==> run a: inputs <==
// cpu
module cpu (clk, rst, imem_addr, imem_data, test, test1);
	input clk, rst;
	output [6:0]imem_addr;
	input  [31:0]imem_data;
	output  [31:0]test;
	output [31:0]test1;
wire	 [31:0] inst;
wire   [31:0]ctrl, ctrl0, ctrl1, ctrl2;
wire   [20:0]controle;
wire	 [31:0]resultado;
wire   [31:0]data_out2;
wire   [31:0]pc;
wire	 [4:0]addr1, addr2, addr_in;
wire	 [31:0]out1, out2, out3;
wire	 [31:0]in;
wire	 rw;
wire	 [15:0]offset;
wire	 [31:0]offset32;
wire   sel1;
wire	 [31:0] imm;
wire   [31:0] data_out1;
wire	 [31:0]address_0;
wire	 [31:0] data_in;
wire	 [31:0]outrg1, outrg2;
wire	 [31:0] M, B, D, D1;
	assign imem_addr = pc[6:0];
	assign data_out2 = imem_data;
	PC PC(
		.rst(rst),
		.clk(clk),
		.pc(pc)
	);
ffD FF1(
		.rst(rst),
		.clk(clk),
		.Din(data_out2),
		.Dout(inst)
);
	registerFile RegisterFile(
		.addr1(inst[25:21]),
		.addr2(inst[20:16]),
		.out1(outrg1),
		.out2(outrg2),
		.addr_in(ctrl2[4:0]), 
		.in(out2),
		.rst(rst),
		.clk(clk)
	);
	control Controlador(
		.instruction(inst),
		.ctrl(controle)
	);
	extend Extend(
		.offset(inst[15:0]),
  ...
clock: 3.86 ns
lec_check: 0
cap_margin: 20
cell_pad_in_sites_detail_placement: 1
core_aspect_ratio: 1.21
core_margin: 9
core_utilization: 40
cts_cluster_diameter: 23
setup_slack_margin: 0.11
slew_margin: 20
run.sh (not shown) runs the stock make flow with config.mk's settings and CLKGATE_MAP_FILE=.
==> inputs of run b, as changes to run a <==
ABC_AREA = 0   (was default)
CELL_PAD_IN_SITES_DETAIL_PLACEMENT = default   (was 1)
CELL_PAD_IN_SITES_GLOBAL_PLACEMENT = 3   (was default)
CORE_ASPECT_RATIO = default   (was 1.21)
CORE_MARGIN = 2   (was 9)
CTS_CLUSTER_DIAMETER = default   (was 23)
GPL_TIMING_DRIVEN = 0   (was default)
MAX_ROUTING_LAYER = met4   (was default)
PLACE_DENSITY_LB_ADDON = 0.05   (was default)
SETUP_SLACK_MARGIN = 0.35   (was 0.11)
SLEW_MARGIN = 10   (was 20)
TNS_END_PERCENT = 15   (was default)
==> flow/constraint.sdc (replaced) <==
create_clock -name core_clock -period 5.5 [get_ports {clk}]
set_input_delay 1.1000 -clock core_clock [delete_from_list [all_inputs] [get_ports {clk}]]
set_output_delay 1.1000 -clock core_clock [all_outputs]
set_load 0.01 [all_outputs]
==> qor summary <==
| item | run b | run a |
|---|---|---|
| Buffers inserted by post-CTS timing repair | 38 | 37 |
| Max clock buf depth | 3 | 4 |
| Top routing layer in use | met4 | met5 |
| Met1 Resource Use GR | 38.1% | 30.9% |
| Number of fillers in the final layout | 12683 | 13801 |
| Hold Path Class | reg -> reg | in -> async |
| Largest fanout on the critical path | 4 | 17 |
| Detailed-route vias per instance | 5.56 | 6.23 |
| Die outline area | 140000 sq um | 150000 sq um |
| Cell Rows | 135 | 148 |
| Die width | 374 microns | 354 microns |
| Maximum single-stage delay on the critical path | 500 ps | 460 ps |
| Aggregate global-route resource usage | 30.0% | 29.4% |
| Final non-filler cell area | 66100 sq um | 73100 sq um |
| Layout Cells excl Fill | 7504 | 7726 |
| CLK BUF | 211 | 428 |
| DR iter-0 viols | 2905 | 4234 |
| Combinational fraction of the cell area | 41.9% | 38.2% |
| Routed wl met2 | 102 mm | 119 mm |
| Met3 wirelength from detailed routing | 10.1 mm | 17.8 mm |
| Result of the run | complete, no violations | finished with violations |
| Layout check failures | - | negative setup slack |
| PnR Total Power | 19.3 mW | 41.3 mW |
| Final worst hold slack | 434 ps | 190 ps |
| Power dissipated by switching net loads | 4.60 mW | 9.75 mW |
| Count of inserted tapcells | 1781 | 1800 |
| Sum of net half-perimeters after detailed placement | 150 mm | 112 mm |
| Setup slack at placement | -3060 ps | -912 ps |

* * *

==> inputs of run R <==
==> flow/design.v <==
module ffD(clk, rst, Din, Dout);
input clk, rst;
input [31:0]Din;
output [31:0]Dout;
reg [31:0]Dout;
always@(posedge clk) 
begin
	if(rst==1)
	Dout <= 0;
	else
	Dout <= Din;
end
endmodule 
module mux1 (
		input [31:0] A, B,
		input Sel,
		output reg [31:0] Out
	);
	always @(Sel, A, B) begin
		case (Sel)
			0: Out = A;
			1:	Out = B;
		endcase
	end
endmodule
module extend (
	input [15:0]offset,
	output reg [31:0]offset32
);
always @(offset)
begin
 offset32[31:0] = {16'b0000000000000000,offset[15:0]};
end
endmodule
module alu(ctl, a, b, resultado);
  input [1:0] ctl;
  input [31:0] a, b;
  output reg [31:0] resultado;
  always @(*)
  begin
    case (ctl)
      2'b00 : resultado = a & b;  
      2'b01 : resultado = a | b;  
      2'b10 : resultado = a + b;  
      2'b11 : resultado = a - b;  
      default : resultado = 32'hxxxxxxxx;
   endcase
 end
endmodule
module control(instruction, ctrl);
    input [31:0] instruction;
	 output [20:0] ctrl;
    reg    [20:0] ctrl;
	 wire [11:0] opcode;
	 wire [4:0] rs, rt, rd;
    parameter LW = 12'b000111_xxxxxx;
    parameter SW = 12'b001000_xxxxxx;
    parameter ADD = 12'b000110_100000;
	 parameter SUB = 12'b000110_100010;
	 parameter AND = 12'b000110_100100;
	 parameter OR = 12'b000110_100101;
	 assign opcode[11:0] = {instruction[31:26], instruction[5:0]};
	 assign rs[4:0] = {instruction[25:21]};
	 assign rt[4:0] = {instruction[20:16]};
	 assign rd[4:0] = {instruction[15:11]};
    always @(instruction)
    begin
        casex (opcode)
          LW :
          begin
              ctrl[20:0]={6'b10_1_1_0_1,rs[4:0],5'b00000,rt[4:0]};
          end
          SW :
          begin
              ctrl[20:0]={6'b10_1_1_1_1,rs[4:0],5'b00000,rt[4:0]};
          end
          ADD :
          begin
              ctrl[20:0]={6'b10_0_0_0_1,rs[4:0],rt[4:0],rd[4:0]};
          end
          SUB :
          begin
              ctrl[20:0]={6'b11_0_0_0_1,rs[4:0],rt[4:0],rd[4:0]};
          end
          AND :
          begin
              ctrl[20:0]={6'b00_0_0_0_1,rs[4:0],rt[4:0],rd[4:0]};
          end
			 OR :
          begin
              ctrl[20:0]={6'b01_0_0_0_1,rs[4:0],rt[4:0],rd[4:0]};
          end
          default
          begin
              ctrl[20:0]={21'b0}; 
          end
        endcase
    end
endmodule
module PC(
  input rst,
  input clk,
  output reg [31:0]pc
  );
	always @(posedge clk or posedge rst)
		if (rst == 1)
		pc <= 0;
		else
		pc <= pc + 1;
  endmodule
module registerFile(addr1,addr2,out1,out2,addr_in,in,clk,rst);
input [4:0] addr1;	
input [4:0] addr2;	
output [31:0] out1;	
output [31:0] out2;	
input [4:0] addr_in;	
input [31:0] in;	
reg [31:0] out1;
reg [31:0] out2;
input clk, rst;
wire [511:0] regmem;
always @(posedge clk)
begin
		out1 <= addr1[4] ? 32'b0 : regmem[addr1[3:0]*32 +: 32];
		out2 <= addr2[4] ? 32'b0 : regmem[addr2[3:0]*32 +: 32];
end
genvar i;
generate
	for (i = 0; i < 16; i = i + 1) begin : REG
		reg [31:0] q;
		always @(negedge clk or posedge rst)
			if (rst)
				q <= 32'b0;
			else if (addr_in == i)
				q <= in;
		assign regmem[32*i +: 32] = q;
	end
endgenerate
endmodule
module data_memory(
clk , 
rst ,
address_0 , 
data_in , 
data_out,
cs_0 , 
we_0 
);
parameter data_0_WIDTH = 32 ;
parameter ADDR_WIDTH = 13 ;
input [ADDR_WIDTH-1:0] address_0 ;
input cs_0 ;
input we_0 ;
input clk;
input rst;
input [data_0_WIDTH-1:0] data_in ;
output reg [data_0_WIDTH-1:0] data_out;
wire [ADDR_WIDTH*data_0_WIDTH-1:0] mem;
genvar i;
generate
	for (i = 0; i < ADDR_WIDTH; i = i + 1) begin : WORD
		reg [data_0_WIDTH-1:0] q;
		always @ (posedge clk)
			if (rst)
				q <= (i == 0) ? 32'd1000 :
				     (i == 1) ? 32'd5000 :
				     (i == 2) ? 32'd2000 :
				     (i == 3) ? 32'd3000 : 32'd0;
			else if ( cs_0 && we_0 && address_0 == i )
				q <= data_in;
		assign mem[data_0_WIDTH*i +: data_0_WIDTH] = q;
	end
endgenerate
	always @ (posedge clk)
		begin : MEM_READ_0
			if (cs_0 && !we_0 && address_0 < ADDR_WIDTH) begin
				data_out <= mem[address_0*data_0_WIDTH +: data_0_WIDTH];
			end else begin
				data_out <= 0;
		end
	end
endmodule
module cpu (clk, rst, imem_addr, imem_data, test, test1);
	input clk, rst;
	output [6:0]imem_addr;
	input  [31:0]imem_data;
	output  [31:0]test;
	output [31:0]test1;
wire	 [31:0] inst;
wire   [31:0]ctrl, ctrl0, ctrl1, ctrl2;
wire   [20:0]controle;
wire	 [31:0]resultado;
wire   [31:0]data_out2;
wire   [31:0]pc;
wire	 [4:0]addr1, addr2, addr_in;
wire	 [31:0]out1, out2, out3;
wire	 [31:0]in;
wire	 rw;
wire	 [15:0]offset;
wire	 [31:0]offset32;
wire   sel1;
wire	 [31:0] imm;
wire   [31:0] data_out1;
wire	 [31:0]address_0;
wire	 [31:0] data_in;
wire	 [31:0]outrg1, outrg2;
wire	 [31:0] M, B, D, D1;
	assign imem_addr = pc[6:0];
	assign data_out2 = imem_data;
	PC PC(
		.rst(rst),
		.clk(clk),
		.pc(pc)
	);
ffD FF1(
		.rst(rst),
		.clk(clk),
		.Din(data_out2),
		.Dout(inst)
);
	registerFile RegisterFile(
		.addr1(inst[25:21]),
		.addr2(inst[20:16]),
		.out1(outrg1),
		.out2(outrg2),
		.addr_in(ctrl2[4:0]), 
		.in(out2),
		.rst(rst),
		.clk(clk)
	);
	control Controlador(
		.instruction(inst),
		.ctrl(controle)
	);
	extend Extend(
		.offset(inst[15:0]),
		.offset32(offset32)
	);
	ffD FF2(
		.rst(rst),
		.clk(clk),
		.Din(offset32),
		.Dout(imm)
		);
	ffD CONTROLE_0(
		.rst(rst),
		.clk(clk),
		.Din({11'b00000000000, controle[20:0]}),
		.Dout(ctrl0)
		);
	mux1 Mux1(
		.Sel(ctrl0[18]),
		.A(outrg2),
		.B(imm),
		.Out(out1)
	);
	alu Unidade_logica(
		.ctl(ctrl0[20:19]),
		.a(outrg1),
		.b(out1), 
		.resultado(resultado)
	);
	mux1 Mux3(
		.Sel(ctrl0[16]),
		.A(D),
		.B(resultado),
		.Out(out3)
	);
	ffD FF3(
		.rst(rst),
		.clk(clk),
		.Din(resultado),
		.Dout(D)
		);
	ffD CONTROLE_1(
		.rst(rst),
		.clk(clk),
		.Din(ctrl0),
		.Dout(ctrl1)
		);
	data_memory DataMemory(
		.address_0(out3[12:0]),
		.cs_0(ctrl1[15]),
		.we_0(ctrl0[16]),
		.data_in(outrg2),
		.data_out(M),
		.clk(clk),
		.rst(rst)
	);
	ffD FF5(
		.rst(rst),
		.clk(clk),
		.Din(D),
		.Dout(D1)
		);
	ffD CONTROLE_2(
		.rst(rst),
		.clk(clk),
		.Din(ctrl1),
		.Dout(ctrl2)
		);
	mux1 Mux2(
		.Sel(ctrl2[17]),
		.A(D1),
		.B(M),
		.Out(out2)
	);
	assign test[31:0] = inst[31:0];     
	assign test1[31:0] = out2[31:0];    
endmodule
==> flow/run.sh <==
#!/bin/bash
# the make line also repeats each setting of config.mk as NAME=value (left out here)
make -C /OpenROAD-flow-scripts/flow DESIGN_CONFIG=/design/flow/config.mk WORK_HOME=/design/flow/orfs CLKGATE_MAP_FILE= finish
==> flow/config.mk <==
export PLATFORM = sky130hd
export DESIGN_NAME = cpu
export DESIGN_NICKNAME = cpu
export VERILOG_FILES = /design/flow/design.v
export SDC_FILE = /design/flow/constraint.sdc
export NUM_CORES = 4
export LEC_CHECK = 0
export CAP_MARGIN = 20
export CELL_PAD_IN_SITES_GLOBAL_PLACEMENT = 3
export CORE_MARGIN = 2
export CORE_UTILIZATION = 70
export CTS_CLUSTER_DIAMETER = 332
export GPL_TIMING_DRIVEN = 1
export PLACE_DENSITY = 0.67
export SETUP_SLACK_MARGIN = -0.21
export SLEW_MARGIN = 20
==> flow/constraint.sdc <==
create_clock -name core_clock -period 2.51 [get_ports {clk}]
set_input_delay 0.5020 -clock core_clock [delete_from_list [all_inputs] [get_ports {clk}]]
set_output_delay 0.5020 -clock core_clock [all_outputs]
set_load 0.01 [all_outputs]
==> run F (differences from run R) <==
Settings changed: CELL_PAD_IN_SITES_GLOBAL_PLACEMENT 3 to unset, CORE_UTILIZATION 70 to 72, CTS_CLUSTER_DIAMETER 332 to 399, CTS_CLUSTER_SIZE set to 14, GPL_TIMING_DRIVEN 1 to unset, PLACE_DENSITY 0.67 to unset, PLACE_DENSITY_LB_ADDON set to 0.2, SETUP_SLACK_MARGIN -0.21 to -0.37.
==> flow/constraint.sdc (replaced) <==
create_clock -name core_clock -period 3.75 [get_ports {clk}]
set_input_delay 0.7500 -clock core_clock [delete_from_list [all_inputs] [get_ports {clk}]]
set_output_delay 0.7500 -clock core_clock [all_outputs]
set_load 0.01 [all_outputs]
==> comparison <==
- Run R never finished: it broke off in 3_1_place_gp_skip_io (GPL-0301). Run F finished but failed the layout checks on negative setup slack.
- In area after synthesis, run F and run R do not differ.
- Between run R and run F, the lower die size is in run F (gap about 2.8%, measured against run F).
- In synthesized cell count, run F and run R do not differ.
==> figures <==
quantity                                                                           run F                      run R
Outcome                                                         finished with violations  aborted with a tool error
Failing step                                                                           -       3_1_place_gp_skip_io
Reasons for failing layout checks                                   negative setup slack                          -
Leading cell type by number of instances after synthesis                         nand2_1                    nand2_1
Largest type area fraction                                                         0.237                      0.237
Total number of placement rows                                                       100                        102
Registers, synthesis                                                                1166                       1166
Simple-gate share of the synthesized area                                          0.138                      0.138
Syn. warnings                                                                          8                          8
Cell taking the most area after synthesis                                        dfxtp_1                    dfxtp_1
Area of the mapped netlist                                                     54600 µm²                  54600 µm²
Chip width                                                                        279 µm                     283 µm
Vertical extent of the die                                                        279 µm                     283 µm
Placeable core region                                                          74800 µm²                  77300 µm²
Fraction of registers with async set or reset after synthesis                      0.445                      0.445
Portion of the post-synthesis area used by sequential elements                     0.475                      0.475
Die footprint                                                                  78100 µm²                  80300 µm²
Floorplan Utilization                                                              0.730                      0.706
Yosys chip area                                                                54600 µm²                  54600 µm²
No activity file was given, so power comes from the tool's default toggle rates.
